==> flow/design.v (excerpt) <==
module apollo_top(
	input clk,
   input rst_n,
	input rs232_rx,	 
	output rs232_tx,	 
	input[7:0] in_ad_data,
	output out_ad_clk,
	output Sftclk,
	output Lchclk,
	output SDout,
	output test1,
	output test2
    );
Size: roughly 57000 sq um of cells after synthesis.
clock: 4.41 ns
lec_check: 0
cap_margin: 10
core_margin: 2
core_utilization: 72
cts_cluster_diameter: 27
cts_cluster_size: 51
hold_slack_margin: 0.11
place_density_lb_addon: 0.0
setup_slack_margin: 1.31
slew_margin: 20
run.sh (not shown) runs the stock make flow with config.mk's settings and CLKGATE_MAP_FILE=.
The starting point completed with no timing, DRC or antenna violations.
Rerun with:
CAP_MARGIN = 20   (was 10)
CORE_UTILIZATION = 68   (was 72)
CTS_CLUSTER_DIAMETER = default   (was 27)
CTS_CLUSTER_SIZE = default   (was 51)
HOLD_SLACK_MARGIN = default   (was 0.11)
PLACE_DENSITY_LB_ADDON = default   (was 0.0)
SETUP_SLACK_MARGIN = default   (was 1.31)
clock period = 7.86 ns   (was 4.41 ns; I/O delays follow)
After rerunning: Hold slack gains 0.0080 ns; design area falls by 8.7%; final cell count falls by 4.7%; routed wire length falls by 21%; power falls by 60%; sequential cell count does not change; area after synthesis is unchanged.
Rerun with:
CORE_UTILIZATION = 70   (was 68)
PLACE_DENSITY_LB_ADDON = 0.0   (was default)
SETUP_SLACK_MARGIN = 1.28   (was default)
clock period = 4.38 ns   (was 7.86 ns; I/O delays follow)
Effect: Synthesized area does not change; via count grows by 1.7%; clock skew shrinks by 0.0086 ns.
Rerun with:
CELL_PAD_IN_SITES_DETAIL_PLACEMENT = 0   (was default)
CORE_ASPECT_RATIO = 1.09   (was default)
CORE_UTILIZATION = 72   (was 70)
CTS_CLUSTER_DIAMETER = 28   (was default)
CTS_CLUSTER_SIZE = 39   (was default)
GPL_ROUTABILITY_DRIVEN = 0   (was default)
PLACE_DENSITY_LB_ADDON = 0.18   (was 0.0)
SETUP_SLACK_MARGIN = 1.29   (was 1.28)
SLEW_MARGIN = 15   (was 20)
Total power is higher by 25%.
Final area increases by 5.2%.
Maximum frequency drops by 7.6%.
Non-clock buffer count climbs by 12.
Cell count climbs by 2.7%.
Die size drops by 2.7%.
Sequential power stays flat.

========
Setup of run 1:
apollo_top again, from the RTL that the note above started with.
make LEC_CHECK=0 ABC_AREA=1 CAP_MARGIN=0 CORE_ASPECT_RATIO=0.72 CORE_MARGIN=2 CORE_UTILIZATION=72 CTS_CLUSTER_DIAMETER=360 CTS_CLUSTER_SIZE=15 HOLD_SLACK_MARGIN=0.3 PLACE_DENSITY_LB_ADDON=0.17 SETUP_SLACK_MARGIN=1.31 SLEW_MARGIN=20 TNS_END_PERCENT=5 finish   # period 4.4 ns
Per the final summary, run 1 finished and its layout is clean on timing, DRC and antenna.
Changes in run 2 relative to run 1:
Settings: removing HOLD_SLACK_MARGIN (formerly 0.3); changing SETUP_SLACK_MARGIN from 1.31 to 1.33; removing CTS_CLUSTER_SIZE (formerly 15); changing PLACE_DENSITY_LB_ADDON from 0.17 to 0.0; removing ABC_AREA (formerly 1); removing TNS_END_PERCENT (formerly 5); removing CTS_CLUSTER_DIAMETER (formerly 360); removing CORE_ASPECT_RATIO (formerly 0.72); changing CAP_MARGIN from 0 to 20; changing the clock period (ns, I/O delays scaled along) from 4.4 to 4.48.
Results
Run 2 against run 1: non-clock buffer count increased by 20 relative to the old numbers; transition time of the tightest slew-check pin decreased by 0.19 ns relative to the old numbers; final-layout non-clock buffer area share rose by 0.16 points; total routed wirelength down about 15%.
Re number of logic stages on the critical path including buffering: run 2 is 5 down on run 1.
Summary of run 2 over run 1: met1 wire length lost about 14%; placed instance count moved down.
Here is what was changed in the inputs of run 3 compared with run 2.
Settings: removing PLACE_DENSITY_LB_ADDON (formerly 0.0); changing CORE_UTILIZATION from 72 to 40; setting PLACE_DENSITY to 0.6 for the first time; removing SETUP_SLACK_MARGIN (formerly 1.33); changing the clock period (ns, I/O delays scaled along) from 4.48 to 20.0.
Results
- Looking at path category of the worst min-delay check, the register to register result is from run 3; the primary input to async pin one comes from run 2.
- The higher cell total after placement of run 2 and run 3 is in run 3.
- Core util | run 3 vs run 2 | run 3 lower
- Power after layout (run 3 over run 2): decrease, 78%
- Diff run 2 -> run 3: wire length reported by the detailed router has decreased; met2 global-route usage has decreased; post-layout worst setup margin has increased; final net count has decreased; data required time at the worst endpoint has increased.
### run 3 -> run 4
Settings: CELL_PAD_IN_SITES_DETAIL_PLACEMENT now 2, previously not set; CORE_UTILIZATION now 38, was 40; ABC_AREA now 1, previously not set; CTS_CLUSTER_SIZE now 72, previously not set.
==> comparison <==
What the final checks of run 4 revealed, after a flow that finished every stage, was a layout that fails on max-capacitance violations, max-slew violations. Count of vias placed by the detailed router (run 4 vs. run 3) increases by more than half. Compared with run 3, run 4 shows a lower signal arrival time at the worst endpoint. Row post-layout period usage of the worst path: run 4 higher / run 3 lower. In the reports for run 3 and run 4, the larger fraction of power consumed by the clock network belongs to run 4. Number of max-capacitance violations reported, run 3 and run 4, lower one = run 3. The lower smallest hold slack of run 3 and run 4 is in run 3.

========
Setup of v33:
Starting RTL as in the previous note.
==> flow/config.mk <==
export PLATFORM = sky130hd
export DESIGN_NAME = apollo_top
export DESIGN_NICKNAME = apollo_top
export VERILOG_FILES = /design/flow/design.v
export SDC_FILE = /design/flow/constraint.sdc
export NUM_CORES = 4
export LEC_CHECK = 0
export CAP_MARGIN = 20
export CELL_PAD_IN_SITES_GLOBAL_PLACEMENT = 3
export CORE_MARGIN = 2
export CORE_UTILIZATION = 40
export GPL_TIMING_DRIVEN = 0
export SETUP_SLACK_MARGIN = -0.13
export SLEW_MARGIN = 20
==> flow/constraint.sdc <==
create_clock -name core_clock -period 20.0 [get_ports {clk}]
set_input_delay 4.0000 -clock core_clock [delete_from_list [all_inputs] [get_ports {clk}]]
set_output_delay 4.0000 -clock core_clock [all_outputs]
set_load 0.01 [all_outputs]
The following lists how v24 was set up differently from v33:
==> flow/config.mk <==
export PLATFORM = sky130hd
export DESIGN_NAME = apollo_top
export DESIGN_NICKNAME = apollo_top
export VERILOG_FILES = /design/flow/design.v
export SDC_FILE = /design/flow/constraint.sdc
export NUM_CORES = 4
export LEC_CHECK = 0
export ABC_AREA = 1
export CAP_MARGIN = 20
export CELL_PAD_IN_SITES_DETAIL_PLACEMENT = 2
export CORE_MARGIN = 5
export CORE_UTILIZATION = 52
export CTS_CLUSTER_SIZE = 72
export GPL_TIMING_DRIVEN = 0
export HOLD_SLACK_MARGIN = 0.27
export PLACE_DENSITY_LB_ADDON = 0.25
export SETUP_SLACK_MARGIN = 2.37
export SLEW_MARGIN = 20
==> results <==
- Status(v24) = ERROR, stage = detailed placement (3_5_place_dp)
- v33 → v24: adder-cell share of the synthesized area neither gained nor lost much, area share of and/or/nand/nor cells after synthesis picked up an extra 18 points, area figure in the yosys stat output increased about 2%, share of the synthesized netlist area taken by xor and xnor gates moved down.
The inputs of v2 differ from those of v24 as listed below.
==> flow/config.mk <==
export PLATFORM = sky130hd
export DESIGN_NAME = apollo_top
export DESIGN_NICKNAME = apollo_top
export VERILOG_FILES = /design/flow/design.v
export SDC_FILE = /design/flow/constraint.sdc
export NUM_CORES = 4
export LEC_CHECK = 0
export CAP_MARGIN = 20
export CORE_MARGIN = 2
export CORE_UTILIZATION = 40
export PLACE_DENSITY = 0.6
export SLEW_MARGIN = 20
==> flow/constraint.sdc <==
create_clock -name core_clock -period 4.95 [get_ports {clk}]
set_input_delay 0.9900 -clock core_clock [delete_from_list [all_inputs] [get_ports {clk}]]
set_output_delay 0.9900 -clock core_clock [all_outputs]
set_load 0.01 [all_outputs]
==> comparison <==
v2 finished all stages; the layout is clean.
v2 vs. v24: adder and majority cell fraction of the synthesized area essentially unchanged; yosys stat cell total went down 2402; synthesized-area fraction occupied by ao, oa, aoi and oai cells dropped 0.67 points; synthesized area lost about 2%.
What v14 does differently from v2 at the input level:
diff --git a/flow/config.mk b/flow/config.mk
--- a/flow/config.mk
+++ b/flow/config.mk
@@ -10,3 +10,4 @@
 export CORE_UTILIZATION = 40
 export PLACE_DENSITY = 0.6
+export SETUP_SLACK_MARGIN = 0.16
 export SLEW_MARGIN = 20
==> flow/constraint.sdc <==
create_clock -name core_clock -period 7.88 [get_ports {clk}]
set_input_delay 1.5760 -clock core_clock [delete_from_list [all_inputs] [get_ports {clk}]]
set_output_delay 1.5760 -clock core_clock [all_outputs]
set_load 0.01 [all_outputs]
### Flow results
- Global-route track usage on met1 in v14 is 0.20 points higher than in v2
- Of the two values seen for top layer reached by signal wires, met4 was produced by v2 and met5 by v14.
- Reported for v2 and v14, die size turned out identical to the last digit.
- In terms of utilization after layout, v14 and v2 differ only marginally.
- Re total number of placement rows: no difference whatsoever between v2 and v14.
- The tightest slew margin relative to the limit number comes out lower for v14 vs v2.
- Est. power | v14 vs v2 | v14 lower
- Summary of v14 over v2: critical path depth about even; number of vias after detailed routing about even; tally of clock buffers in the finished layout rose 5.
Input-level comparison between v48 and v14:
diff --git a/flow/config.mk b/flow/config.mk
--- a/flow/config.mk
+++ b/flow/config.mk
@@ -8,6 +8,5 @@
 export CAP_MARGIN = 20
 export CORE_MARGIN = 2
-export CORE_UTILIZATION = 40
+export CORE_UTILIZATION = 67
 export PLACE_DENSITY = 0.6
-export SETUP_SLACK_MARGIN = 0.16
 export SLEW_MARGIN = 20
Notes after the runs:
The area of the synthesized netlist per yosys stat of v48 and that of v14 are within noise of each other.
v14 and v48 ended up with nearly the same proportion of final cell area spent on non-clock buffers.
On post-synth design cell area, v48 tracks v14 almost exactly.
Area added between synthesis and finish sits lower in v48 than in v14.

========
job 8934:
apollo_top again, from the RTL that the note above started with.
==> flow/config.mk <==
export PLATFORM = sky130hd
export DESIGN_NAME = apollo_top
export DESIGN_NICKNAME = apollo_top
export VERILOG_FILES = /design/flow/design.v
export SDC_FILE = /design/flow/constraint.sdc
export NUM_CORES = 4
export LEC_CHECK = 0
export CAP_MARGIN = 25
export CORE_MARGIN = 2
export CORE_UTILIZATION = 72
export CTS_CLUSTER_DIAMETER = 28
export CTS_CLUSTER_SIZE = 47
export PLACE_DENSITY_LB_ADDON = 0.0
export SETUP_SLACK_MARGIN = 1.29
export SLEW_MARGIN = 20
==> flow/constraint.sdc <==
create_clock -name core_clock -period 4.38 [get_ports {clk}]
set_input_delay 0.8760 -clock core_clock [delete_from_list [all_inputs] [get_ports {clk}]]
set_output_delay 0.8760 -clock core_clock [all_outputs]
set_load 0.01 [all_outputs]
Job 8934 closes out successfully: all stages finished, all timing, DRC and antenna checks passed.
## Diff of input files: job 5216 against job 8934
Settings: a change of PLACE_DENSITY_LB_ADDON from 0.0 to 0.18; an added CORE_ASPECT_RATIO of 1.55; an added GPL_ROUTABILITY_DRIVEN of 0; an added CELL_PAD_IN_SITES_DETAIL_PLACEMENT of 0; a change of SLEW_MARGIN from 20 to 15; a change of CAP_MARGIN from 25 to 20; a change of CTS_CLUSTER_DIAMETER from 28 to 121; a change of SETUP_SLACK_MARGIN from 1.29 to 1.27; a deleted CTS_CLUSTER_SIZE that had been 47.
Notes after the runs:
For the number of vias after detailed routing, job 5216 came in 5.1% lower than job 8934 did.
Run comparison: job 5216 master of the slowest instance on the critical path sky130_fd_sc_hd__dfrtp_2; job 8934 master of the slowest instance on the critical path sky130_fd_sc_hd__dfstp_2
Re post-layout net count: job 8934 was higher than job 5216.
Job 5216 vs job 8934 on top achievable clock speed: job 5216 is the higher one.
Changes observed in job 5216 relative to job 8934: cell count dropped 4.4%; clock-buffer cell count dropped 53%; fraction of cell area in non-clock buffers barely changed.
Delta (job 5216 minus job 8934): setup slack picked up an extra 0.12 ns, area added between synthesis and finish down 8.7 points.
Input changes introduced in job 1883 (baseline for comparison: job 5216):
Settings: PLACE_DENSITY_LB_ADDON no longer set, was 0.18; CTS_CLUSTER_DIAMETER now 26, was 121; PLACE_DENSITY now 0.37, previously not set.
--- outcome ---
In the flow results for job 5216 and job 1883, the worst setup slack is larger on job 5216. Relative to job 5216, first-pass GRT wire length increased by 3.8% in job 1883. Re switching part of the total: job 5216 and job 1883 aren't equal, and the lower value belongs to job 5216. Cmp job 5216 and job 1883 / final period utilization / lower: job 5216. Going from job 5216 to job 1883, portion of the layout cell area used by non-clock buffers held, count of plain and timing-repair buffers in the layout +1.2%, slew of the pin with the lowest slew margin +0.13 ns, area occupied by multi-input gates ~0 delta, portion of total power attributed to the clock network +8.9 points. Compared with job 5216, job 1883 shows a higher final area. Looking at worst setup path endpoint, the controller.tx_in_r[2] result is from job 1883; the test1 one comes from job 5216.
## Diff of input files: job 2269 against job 1883
Settings: CELL_PAD_IN_SITES_DETAIL_PLACEMENT no longer set, was 0; GPL_ROUTABILITY_DRIVEN no longer set, was 0; PLACE_DENSITY no longer set, was 0.37; CTS_CLUSTER_DIAMETER now 28, was 26; CTS_CLUSTER_SIZE now 55, previously not set; SETUP_SLACK_MARGIN now 1.28, was 1.27; CORE_ASPECT_RATIO no longer set, was 1.55; SLEW_MARGIN now 20, was 15; PLACE_DENSITY_LB_ADDON now 0.0, previously not set.
[summary]
Job 2269 completed end to end with timing, DRC and antenna clean.
[compare] base=job 1883 new=job 2269: mean routed wirelength per cell picked up an extra about 7%; wire length of the first global-routing pass picked up an extra about 9%; post-route core utilization picked up an extra 2.9 points.
Across both runs, worst-case hold slack was higher for job 2269 than for job 1883.
Job 2269 vs. job 1883: cell area after synthesis neither gained nor lost much, number of clock-tree buffers in the layout picked up an extra 56%.

========
apollo_top again, from the RTL that the note above started with.
Settings: LEC_CHECK=0, ABC_AREA=1, CAP_MARGIN=0, CORE_ASPECT_RATIO=0.72, CORE_MARGIN=2, CORE_UTILIZATION=72, CTS_CLUSTER_DIAMETER=360, CTS_CLUSTER_SIZE=15, HOLD_SLACK_MARGIN=0.3, PLACE_DENSITY_LB_ADDON=0.17, SETUP_SLACK_MARGIN=1.31, SLEW_MARGIN=20; clock period 4.4 ns.
The first run ran to the end with no violations.
Next try:
ABC_AREA = not set   (was 1)
CAP_MARGIN = 35   (was 0)
CORE_ASPECT_RATIO = not set   (was 0.72)
CTS_CLUSTER_DIAMETER = 26   (was 360)
CTS_CLUSTER_SIZE = 51   (was 15)
HOLD_SLACK_MARGIN = not set   (was 0.3)
PLACE_DENSITY_LB_ADDON = 0.0   (was 0.17)
clock period = 4.41 ns   (was 4.4 ns; I/O delays follow)
Result: The new run ran to the end with no violations. Power rises by 61%. Global-route usage rose by 1.3 points. Cell area came out higher by 11%. Wire length rose by 3.9%. Cell count is lower by 25%. Count of clock-buffer cells in the layout goes up by 229. Critical path depth is lower by 3. Die area goes down by 2.0%. Area after synthesis fell by 2.0%. Worst setup slack got worse by 0.26 ns.
Next try:
ABC_AREA = 1   (was not set)
CAP_MARGIN = 20   (was 35)
CTS_CLUSTER_DIAMETER = not set   (was 26)
CTS_CLUSTER_SIZE = not set   (was 51)
PLACE_DENSITY_LB_ADDON = 0.28   (was 0.0)
SETUP_SLACK_MARGIN = not set   (was 1.31)
clock period = 16.0 ns   (was 4.41 ns; I/O delays follow)
Outcome:
- setup slack gains 9.1 ns
- final cell count increases by 34%
- critical path depth came out higher by 3
- sequential cell count stays the same
- synthesized cell count is higher by 54%
- die size increases by 2.0%
- via count went up by 25%
Next try:
CTS_CLUSTER_SIZE = 74   (was not set)
PLACE_DENSITY_LB_ADDON = 0.29   (was 0.28)
SLEW_MARGIN = 40   (was 20)
clock period = 17.9 ns   (was 16.0 ns; I/O delays follow)
Final area came out higher by 0.66%.
Worst hold slack hardly moves.
Area after synthesis stays the same.
Routed wire length went up by about 1.8%.
Clock skew barely changes.
Sequential power drops by about 11%.
Via count barely changes.
Register-to-register slack improved by 2.4 ns.
Power figures rest on the tool's default switching activity, not on a simulated workload.
